==> v24 <==
## top_module
module top_module (
    clk,
    rst,
    X,
    n,
    start,
    Y,
    valid,
    ready,
    overflow,
    error
);
input clk, rst, start;
input [7:0] X;
input [2:0] n;
output valid, ready, overflow, error;
output [31:0] Y;
wire flush,load,controller_inuse;
assign error = 1'b0;
datapath dp( .clk(clk),
             .rst(rst),
             .flush(flush),
             .load(load),
             .x(X),
             .n(n), 
             .controller_inuse(controller_inuse), 
             .result(Y), 
             .valid(valid), 
             .ready(ready), 
             .ov_flag(overflow)
            );
controller ctrl( .clk(clk), 
                 .rst(rst), 
                 .start(start), 
                 .ready(ready), 
                 .error(error), 
                 .ov_flag(overflow), 
                 .flush(flush), 
                 .load(load), 
                 .controller_inuse(controller_inuse)
                );
endmodule
Settings: LEC_CHECK=0, CAP_MARGIN=20, CORE_MARGIN=2, CORE_UTILIZATION=55, CTS_CLUSTER_SIZE=28, SETUP_SLACK_MARGIN=-0.56, SLEW_MARGIN=20; clock period 7.6 ns.
run.sh (not shown) runs the stock make flow with config.mk's settings and CLKGATE_MAP_FILE=.
==> v32 (differences from v24) <==
==> flow/config.mk (replaced) <==
export PLATFORM = sky130hd
export DESIGN_NAME = top_module
export DESIGN_NICKNAME = top_module
export VERILOG_FILES = /design/flow/design.v
export SDC_FILE = /design/flow/constraint.sdc
export NUM_CORES = 4
export LEC_CHECK = 0
export ABC_AREA = 1
export CAP_MARGIN = 20
export CORE_MARGIN = 2
export CORE_UTILIZATION = 72
export CTS_CLUSTER_DIAMETER = 303
export GPL_ROUTABILITY_DRIVEN = 1
export MIN_ROUTING_LAYER = met1
export PLACE_DENSITY_LB_ADDON = 0.06
export SLEW_MARGIN = 20
export TNS_END_PERCENT = 35
==> flow/constraint.sdc (replaced) <==
create_clock -name core_clock -period 9.67 [get_ports {clk}]
set_input_delay 1.9340 -clock core_clock [delete_from_list [all_inputs] [get_ports {clk}]]
set_output_delay 1.9340 -clock core_clock [all_outputs]
set_load 0.01 [all_outputs]
==> v12 (differences from v24) <==
==> flow/config.mk (replaced) <==
export PLATFORM = sky130hd
export DESIGN_NAME = top_module
export DESIGN_NICKNAME = top_module
export VERILOG_FILES = /design/flow/design.v
export SDC_FILE = /design/flow/constraint.sdc
export NUM_CORES = 4
export LEC_CHECK = 0
export CAP_MARGIN = 20
export CELL_PAD_IN_SITES_DETAIL_PLACEMENT = 1
export CORE_MARGIN = 3
export CORE_UTILIZATION = 40
export CTS_CLUSTER_SIZE = 93
export MAX_ROUTING_LAYER = met5
export MIN_ROUTING_LAYER = met2
export SLEW_MARGIN = 10
==> flow/constraint.sdc (replaced) <==
create_clock -name core_clock -period 16.8 [get_ports {clk}]
set_input_delay 3.3600 -clock core_clock [delete_from_list [all_inputs] [get_ports {clk}]]
set_output_delay 3.3600 -clock core_clock [all_outputs]
set_load 0.01 [all_outputs]
==> v30 (differences from v24) <==
--- a/flow/config.mk
+++ b/flow/config.mk
@@ -7,7 +7,7 @@
 export LEC_CHECK = 0
 export CAP_MARGIN = 20
 export CORE_MARGIN = 2
-export CORE_UTILIZATION = 55
-export CTS_CLUSTER_SIZE = 28
-export SETUP_SLACK_MARGIN = -0.56
+export CORE_UTILIZATION = 40
+export PLACE_DENSITY_LB_ADDON = 0.21
+export SETUP_SLACK_MARGIN = -1.24
 export SLEW_MARGIN = 20
==> flow/constraint.sdc (replaced) <==
create_clock -name core_clock -period 15.0 [get_ports {clk}]
set_input_delay 3.0000 -clock core_clock [delete_from_list [all_inputs] [get_ports {clk}]]
set_output_delay 3.0000 -clock core_clock [all_outputs]
set_load 0.01 [all_outputs]
==> notes <==
Synthesized area is the same in v30 and v12. v12 ran to the end with no violations. v24 ran to the end with violations: negative setup slack. v32 finished but failed the layout checks on negative setup slack. v30 finished but fails on negative setup slack. In flip-flop count, v24 and v32 do not differ. The highest register-to-register slack belongs to v12, the lowest to v24. The lowest final area belongs to v12, the highest to v32.
==> figures <==
| quantity | v32 | v30 | v24 | v12 |
|---|---|---|---|---|
| Status | complete, but fails checks | complete, but fails checks | complete, but fails checks | complete, no violations |
| Violated checks | negative setup slack | negative setup slack | negative setup slack | - |
| Die extent in y | 254.3 um | 332.1 um | 283.8 um | 334.1 um |
| Routed length on met3 | 15400 um | 4970 um | 5551 um | 50140 um |
| Logic area | 0.03243 mm^2 | 0.03166 mm^2 | 0.03341 mm^2 | 0.03167 mm^2 |
| Routed met1 length | 51600 um | 49740 um | 52290 um | 0 um |
| Required @ worst endpoint | 7.74 ns | 12.00 ns | 6.08 ns | 13.44 ns |
| Overall routing resource usage | 0.4755 | 0.2067 | 0.2996 | 0.3459 |
| Critical path data arrival time | 9.34 ns | 12.13 ns | 10.76 ns | 12.50 ns |
| Post-route clock period utilization | 1.166 | 1.008 | 1.616 | 0.9442 |
| Tap cell count | 837 | 1403 | 1040 | 1391 |
| Crit Path Max Fanout | 7 | 60 | 5 | 58 |
| Hold_sp | dp.reg1.data_out[65]$_DFF_PN0_ | dp.reg1.data_out[65]$_DFF_PN0_ | dp.reg1.data_out[65]$_DFF_PN0_ | dp.reg2.data_out[65]$_DFF_PN0_ |

---

==> garnet: inputs <==
==> flow/design.v <==
module fixed_point_adder_signed (
    input  signed [31:0] a,  
    input  signed [31:0] b,  
    output signed [31:0] result,  
    output overflow  
);
    wire signed [32:0] sum;  
    assign sum = a + b;
    assign result = sum[31:0];
    assign overflow = (sum[32] != sum[31]);
endmodule
module one_adder(a,result);
    input [2:0] a;
    output [2:0] result;
    wire    [3:0] sum;
    assign sum = a + 1;
    assign result = sum[2:0];
endmodule
module comparator(a,b,result);
input[2:0] a,b;
output result;
assign result = (a==b)?1'b1:1'b0;
endmodule
module controller(clk, rst, start, ready, error, ov_flag, flush, load, controller_inuse);
    input   clk, rst, start, ready, error, ov_flag;
    output reg  flush, load, controller_inuse;
    reg[1:0] ns, ps;
always @(posedge clk, negedge rst) begin
    if (~rst) begin
        ps <= 2'b00;
    end
    else
        ps<= ns;
end
always @(*) begin
    if ((ps == 2'b01) && (error)) begin
        ns = 2'b00;
    end
    else begin
    case(ps)
        2'b00: ns = start ? 2'b01 : 2'b00;
        2'b01: ns = ready ? 2'b01 : 2'b01;
        2'b10: ns = 2'b01;
        default : ns = 2'b00;
    endcase
    end
end
always @(*) begin
    {flush, load, controller_inuse} = 0;
    case(ps)
        2'b00: ;
        2'b01: begin controller_inuse = 1; load= (ready) ? 1'b1: 1'b0; end
        2'b10: begin controller_inuse = 1; load=1; end
        default: ;
    endcase
end
endmodule
module input_reg #(parameter size = 32)(clk,rst,load,data_in,data_out);
input clk,rst,load;
input [size-1:0]data_in;
output reg [size-1:0]data_out;
always @(posedge clk, negedge rst) begin
    if(~rst)
        data_out<=0;
    else begin
        if (load) begin
            data_out<=data_in;
        end
        else begin
            data_out<=0;
        end
    end
end
endmodule
module fixed_point_multiplier_signed (
    input  signed [7:0] a, 
    input  signed [15:0] b, 
    output signed [23:0] result, 
    output reg ov
);
    wire signed [23:0] full_product;
    assign full_product = a * b;
    assign result = full_product;
    always @(*) begin
        if((full_product>1)||(full_product<(-1)))
            ov=1;
        else
            ov=0;
    end
endmodule
module fixed_point_multiplier_signed_coef (
    input  signed [23:0] a, 
    input  signed [7:0] b, 
    output signed [31:0] result, 
    output reg ov
);
    wire signed [31:0] full_product;
    assign full_product = a * b;
    assign result = full_product;
    always @(*) begin
        if((full_product>1)||(full_product<(-1)))
            ov=1;
        else
            ov=0;
    end
endmodule
module mux_2to1 #(parameter size = 32 ) (
    input  [size-1:0] in0, 
    input  [size-1:0] in1, 
    input        sel, 
    output [size-1:0] out  
);
    assign out = (sel) ? in1 : in0;
endmodule
module register #(parameter size = 32)(clk,rst,flush,data_in,data_out);
input clk,rst,flush;
input [size-1:0]data_in;
output reg [size-1:0]data_out;
always @(posedge clk, negedge rst) begin
    if(~rst)
        data_out<=0;
    else begin
        if (flush) begin
            data_out<=0;
        end
        else begin
            data_out<=data_in;
        end
    end
end
endmodule
module datapath ( clk, rst, flush, load, x, n, controller_inuse, result, valid, ready, ov_flag);
input       clk,rst,flush,load;
input   [7:0]x;
input   [2:0]n;
input        controller_inuse;
output  [31:0]result;
output       valid;
output       ready;
output       ov_flag;
wire loop_stage1, inuse_stage1, loop_back_stage1;
wire [2:0] level_stage1, per_stage1;
wire [7:0] x_stage1;
wire [15:0] x_power_stage1;
wire [31:0] sum_stage1;
wire loop_stage2, inuse_stage2, loop_back_stage2;
wire [2:0] level_stage2, per_stage2;
wire [7:0] x_stage2;
wire [15:0] x_power_stage2;
wire [31:0] sum_stage2;
wire loop_stage3, inuse_stage3, loop_back_stage3;
wire [2:0] level_stage3, per_stage3;
wire [7:0] x_stage3;
wire [15:0] x_power_stage3;
wire [31:0] sum_stage3;
wire loop_stage4, inuse_stage4, loop_back_stage4;
wire [2:0] level_stage4, per_stage4;
wire [7:0] x_stage4;
wire [15:0] x_power_stage4;
wire [31:0] sum_stage4;
wire loop_stage4_out, inuse_stage4_out, loop_back_stage4_out;
wire [2:0] level_stage4_out, per_stage4_out;
wire [7:0] x_stage4_out;
wire [15:0] x_power_stage4_out;
wire [31:0] sum_stage4_out;
wire [7:0] x_input;
wire [2:0] n_input;
wire [11:0] overflow;
wire flush;
wire controller_inuse_input;
input_reg #(12)ir (
      .clk(clk),
      .rst(rst),
      .load(load),
      .data_in({x,n,controller_inuse}),
      .data_out({x_input,n_input,controller_inuse_input})     
);
mux_2to1 #(32) mux_sum_in(
     .in0(32'b0), 
     .in1(sum_stage4_out), 
     .sel(loop_stage4_out), 
     .out(sum_stage1)
);
mux_2to1 #(8) mux_x_in(
     .in0(x_input), 
     .in1(x_stage4_out), 
     .sel(loop_stage4_out), 
     .out(x_stage1)
);
mux_2to1 #(16) mux_xpower_in(
     .in0(16'b1000_0000_0000_0000), 
     .in1(x_power_stage4_out), 
     .sel(loop_stage4_out), 
     .out(x_power_stage1)
);
assign loop_back_stage1 = (loop_stage4_out) ? loop_stage4_out :1'b0;
assign loop_stage1 = (loop_stage4_out) ? 1'b0 :
                     (n_input>3)?1'b1:1'b0;
assign level_stage1 = (loop_stage4_out) ? level_stage4_out : 3'b0;
assign per_stage1 = (loop_stage4_out) ? per_stage4_out : n_input;
assign inuse_stage1 = (loop_stage4_out) ? inuse_stage4_out : controller_inuse_input;
wire [23:0] mul1_out;
wire [31:0] mul2_out;
wire [7:0] mux1_out;
wire [31:0] adder1_out;
wire [2:0] level_stage1_plus;
wire cmp_stage1,cmp_stage1_out ,valid_stage1;
fixed_point_adder_signed adder1 (
      .a(sum_stage1), 
      .b(mul2_out),
      .result(adder1_out), 
      .overflow(overflow[0]) 
);
fixed_point_multiplier_signed mul1 (
      .a(x_stage1), 
      .b(x_power_stage1), 
      .result(mul1_out), 
      .ov(overflow[1])
);
fixed_point_multiplier_signed_coef mul2 (
      .a(mul1_out), 
      .b(mux1_out), 
      .result(mul2_out), 
      .ov(overflow[2])
);
mux_2to1 #(8) mux1(
     .in0(8'b01000000), 
     .in1(8'b00001101), 
     .sel(loop_back_stage1), 
     .out(mux1_out)
);
register #(66) reg1(
    .clk(clk),
    .rst(rst),
    .flush(flush),
    .data_in({loop_stage1, inuse_stage1, loop_back_stage1,level_stage1_plus, per_stage1,cmp_stage1,
                x_stage1, mul1_out[23:8], adder1_out}),
    .data_out({loop_stage2, inuse_stage2, loop_back_stage2,level_stage2, per_stage2,cmp_stage1_out,
                 x_stage2, x_power_stage2, sum_stage2})
);
one_adder o1(
    .a(level_stage1),
    .result(level_stage1_plus)
);
comparator comp1(
    .a(level_stage1),
    .b(per_stage1),
    .result(cmp_stage1)
);
assign valid_stage1 = cmp_stage1_out & inuse_stage2;
wire [23:0] mul3_out;
wire [31:0] mul4_out;
wire [7:0] mux2_out;
wire [31:0] adder2_out;
wire [2:0] level_stage2_plus;
wire cmp_stage2, cmp_stage2_out, valid_stage2;
fixed_point_adder_signed adder2 (
      .a(sum_stage2), 
      .b(mul4_out),
      .result(adder2_out), 
      .overflow(overflow[3]) 
);
fixed_point_multiplier_signed mul3 (
      .a(x_stage2), 
      .b(x_power_stage2), 
      .result(mul3_out), 
      .ov(overflow[4])
);
fixed_point_multiplier_signed_coef mul4 (
      .a(mul3_out), 
      .b(mux2_out), 
      .result(mul4_out), 
      .ov(overflow[5])
);
mux_2to1 #(8) mux2(
     .in0(8'b11100000), 
     .in1(8'b11110101), 
     .sel(loop_back_stage2), 
     .out(mux2_out)
);
register #(66) reg2(
    .clk(clk),
    .rst(rst),
    .flush(flush),
    .data_in({loop_stage2, inuse_stage2, loop_back_stage2,level_stage2_plus, per_stage2,cmp_stage2,
                x_stage2, mul3_out[23:8], adder2_out}),
    .data_out({loop_stage3, inuse_stage3, loop_back_stage3,level_stage3, per_stage3,cmp_stage2_out,
                 x_stage3, x_power_stage3, sum_stage3})
);
one_adder o2(
    .a(level_stage2),
    .result(level_stage2_plus)
);
comparator comp2(
    .a(level_stage2),
    .b(per_stage2),
    .result(cmp_stage2)
);
assign valid_stage2 = cmp_stage2_out & inuse_stage3;
wire [23:0] mul5_out;
wire [31:0] mul6_out;
wire [7:0] mux3_out;
wire [31:0] adder3_out;
wire [2:0] level_stage3_plus;
wire cmp_stage3, cmp_stage3_out, valid_stage3;
fixed_point_adder_signed adder3 (
      .a(sum_stage3), 
      .b(mul6_out),
      .result(adder3_out), 
      .overflow(overflow[6]) 
);
fixed_point_multiplier_signed mul5 (
      .a(x_stage3), 
      .b(x_power_stage3), 
      .result(mul5_out), 
      .ov(overflow[7])
);
fixed_point_multiplier_signed_coef mul6 (
      .a(mul5_out), 
      .b(mux3_out), 
      .result(mul6_out), 
      .ov(overflow[8])
);
mux_2to1  #(8)mux3(
     .in0(8'b00010101), 
     .in1(8'b00001001), 
     .sel(loop_back_stage3), 
     .out(mux3_out)
);
register #(66) reg3(
    .clk(clk),
    .rst(rst),
    .flush(flush),
    .data_in({loop_stage3, inuse_stage3, loop_back_stage3,level_stage3_plus, per_stage3, cmp_stage3,
                x_stage3, mul5_out[23:8], adder3_out}),
    .data_out({loop_stage4, inuse_stage4, loop_back_stage4,level_stage4, per_stage4,cmp_stage3_out,
                 x_stage4, x_power_stage4, sum_stage4})
);
one_adder o3(
    .a(level_stage3),
    .result(level_stage3_plus)
);
comparator comp3(
    .a(level_stage3),
    .b(per_stage3),
    .result(cmp_stage3)
);
assign valid_stage3 = cmp_stage3_out & inuse_stage4;
wire [23:0] mul7_out;
wire [31:0] mul8_out;
wire [7:0] mux4_out;
wire [31:0] adder4_out;
wire [2:0] level_stage4_plus;
wire cmp_stage4,cmp_stage4_out, valid_stage4;
fixed_point_adder_signed adder4 (
      .a(sum_stage4), 
      .b(mul8_out),
      .result(adder4_out), 
      .overflow(overflow[9]) 
);
fixed_point_multiplier_signed mul7 (
      .a(x_stage4), 
      .b(x_power_stage4), 
      .result(mul7_out), 
      .ov(overflow[10])
);
fixed_point_multiplier_signed_coef mul8 (
      .a(mul7_out), 
      .b(mux4_out), 
      .result(mul8_out), 
      .ov(overflow[11])
);
mux_2to1  #(8) mux4(
     .in0(8'b11110000), 
     .in1(8'b11111000), 
     .sel(loop_back_stage4), 
     .out(mux4_out)
);
register #(66) reg4(
    .clk(clk),
    .rst(rst),
    .flush(flush),
    .data_in({loop_stage4, inuse_stage4, loop_back_stage4,level_stage4_plus, per_stage4,cmp_stage4,
                x_stage4, mul7_out[23:8], adder4_out}),
    .data_out({loop_stage4_out, inuse_stage4_out, loop_back_stage4_out,level_stage4_out, per_stage4_out,cmp_stage4_out,
                 x_stage4_out, x_power_stage4_out, sum_stage4_out})
);
one_adder o4(
    .a(level_stage4),
    .result(level_stage4_plus)
);
comparator comp4(
    .a(level_stage4),
    .b(per_stage4),
    .result(cmp_stage4)
);
assign valid_stage4 = cmp_stage4_out & inuse_stage4_out;
assign ov_flag = (valid_stage1)? overflow[0] :
                 (valid_stage2)? overflow[3] :
                 (valid_stage3)? overflow[6] :
                 (valid_stage4)? overflow[9] : 0;
assign ready = ~loop_stage4;
assign valid = (valid_stage1)||(valid_stage2)||(valid_stage3)||(valid_stage4);
assign result = (valid_stage1)? sum_stage2 :
                (valid_stage2)? sum_stage3 :
                (valid_stage3)? sum_stage4 :
                (valid_stage4)? sum_stage4_out : 0;
endmodule
module top_module (
    clk,
    rst,
    X,
    n,
    start,
    Y,
    valid,
    ready,
    overflow,
    error
);
input clk, rst, start;
input [7:0] X;
input [2:0] n;
output valid, ready, overflow, error;
output [31:0] Y;
wire flush,load,controller_inuse;
assign error = 1'b0;
datapath dp( .clk(clk),
             .rst(rst),
             .flush(flush),
             .load(load),
             .x(X),
             .n(n), 
             .controller_inuse(controller_inuse), 
             .result(Y), 
             .valid(valid), 
             .ready(ready), 
             .ov_flag(overflow)
            );
controller ctrl( .clk(clk), 
                 .rst(rst), 
                 .start(start), 
                 .ready(ready), 
                 .error(error), 
                 .ov_flag(overflow), 
                 .flush(flush), 
                 .load(load), 
                 .controller_inuse(controller_inuse)
                );
endmodule
==> flow/run.sh <==
#!/bin/bash
# the make line also repeats each setting of config.mk as NAME=value (left out here)
make -C /OpenROAD-flow-scripts/flow DESIGN_CONFIG=/design/flow/config.mk WORK_HOME=/design/flow/orfs CLKGATE_MAP_FILE= finish
==> flow/config.mk <==
export PLATFORM = sky130hd
export DESIGN_NAME = top_module
export DESIGN_NICKNAME = top_module
export VERILOG_FILES = /design/flow/design.v
export SDC_FILE = /design/flow/constraint.sdc
export NUM_CORES = 4
export LEC_CHECK = 0
export ABC_AREA = 1
export CAP_MARGIN = 5
export CELL_PAD_IN_SITES_DETAIL_PLACEMENT = 0
export CORE_ASPECT_RATIO = 1.39
export CORE_MARGIN = 4
export CORE_UTILIZATION = 40
export HOLD_SLACK_MARGIN = 0.28
export MAX_ROUTING_LAYER = met5
export SETUP_SLACK_MARGIN = 3.6
export SLEW_MARGIN = 35
export TNS_END_PERCENT = 20
==> flow/constraint.sdc <==
create_clock -name core_clock -period 12.7 [get_ports {clk}]
set_input_delay 2.5400 -clock core_clock [delete_from_list [all_inputs] [get_ports {clk}]]
set_output_delay 2.5400 -clock core_clock [all_outputs]
set_load 0.01 [all_outputs]
==> inputs of sierra, as changes to garnet <==
- ABC_AREA: 1 -> not set
- CAP_MARGIN: 5 -> 20
- CORE_ASPECT_RATIO: 1.39 -> 0.84
- HOLD_SLACK_MARGIN: 0.28 -> not set
- MAX_ROUTING_LAYER: met5 -> met4
- SETUP_SLACK_MARGIN: 3.6 -> not set
- SLEW_MARGIN: 35 -> 20
==> inputs of quartz, as changes to garnet <==
- ABC_AREA: 1 -> not set
- CAP_MARGIN: 5 -> 20
- CELL_PAD_IN_SITES_DETAIL_PLACEMENT: 0 -> not set
- CORE_ASPECT_RATIO: 1.39 -> not set
- CORE_MARGIN: 4 -> 2
- CORE_UTILIZATION: 40 -> 45
- HOLD_SLACK_MARGIN: 0.28 -> not set
- MAX_ROUTING_LAYER: met5 -> not set
- SETUP_SLACK_MARGIN: 3.6 -> 1.47
- SLEW_MARGIN: 35 -> 20
- TNS_END_PERCENT: 20 -> not set
==> flow/constraint.sdc (replaced) <==
create_clock -name core_clock -period 7.6 [get_ports {clk}]
set_input_delay 1.5200 -clock core_clock [delete_from_list [all_inputs] [get_ports {clk}]]
set_output_delay 1.5200 -clock core_clock [all_outputs]
set_load 0.01 [all_outputs]
==> comparison <==
quartz produced a layout that fails on negative setup slack. garnet went through all stages and came out clean. sierra finished but fails on negative setup slack.
Clock skew: sierra > garnet > quartz.
Of quartz and sierra, sierra has the higher sequential share of layout area (gap 2.0 points).
Flip-flop count is the same in sierra and garnet.
The lowest die area belongs to quartz, the highest to garnet.
In sierra the final cell count is smaller than in quartz, by about 7%.
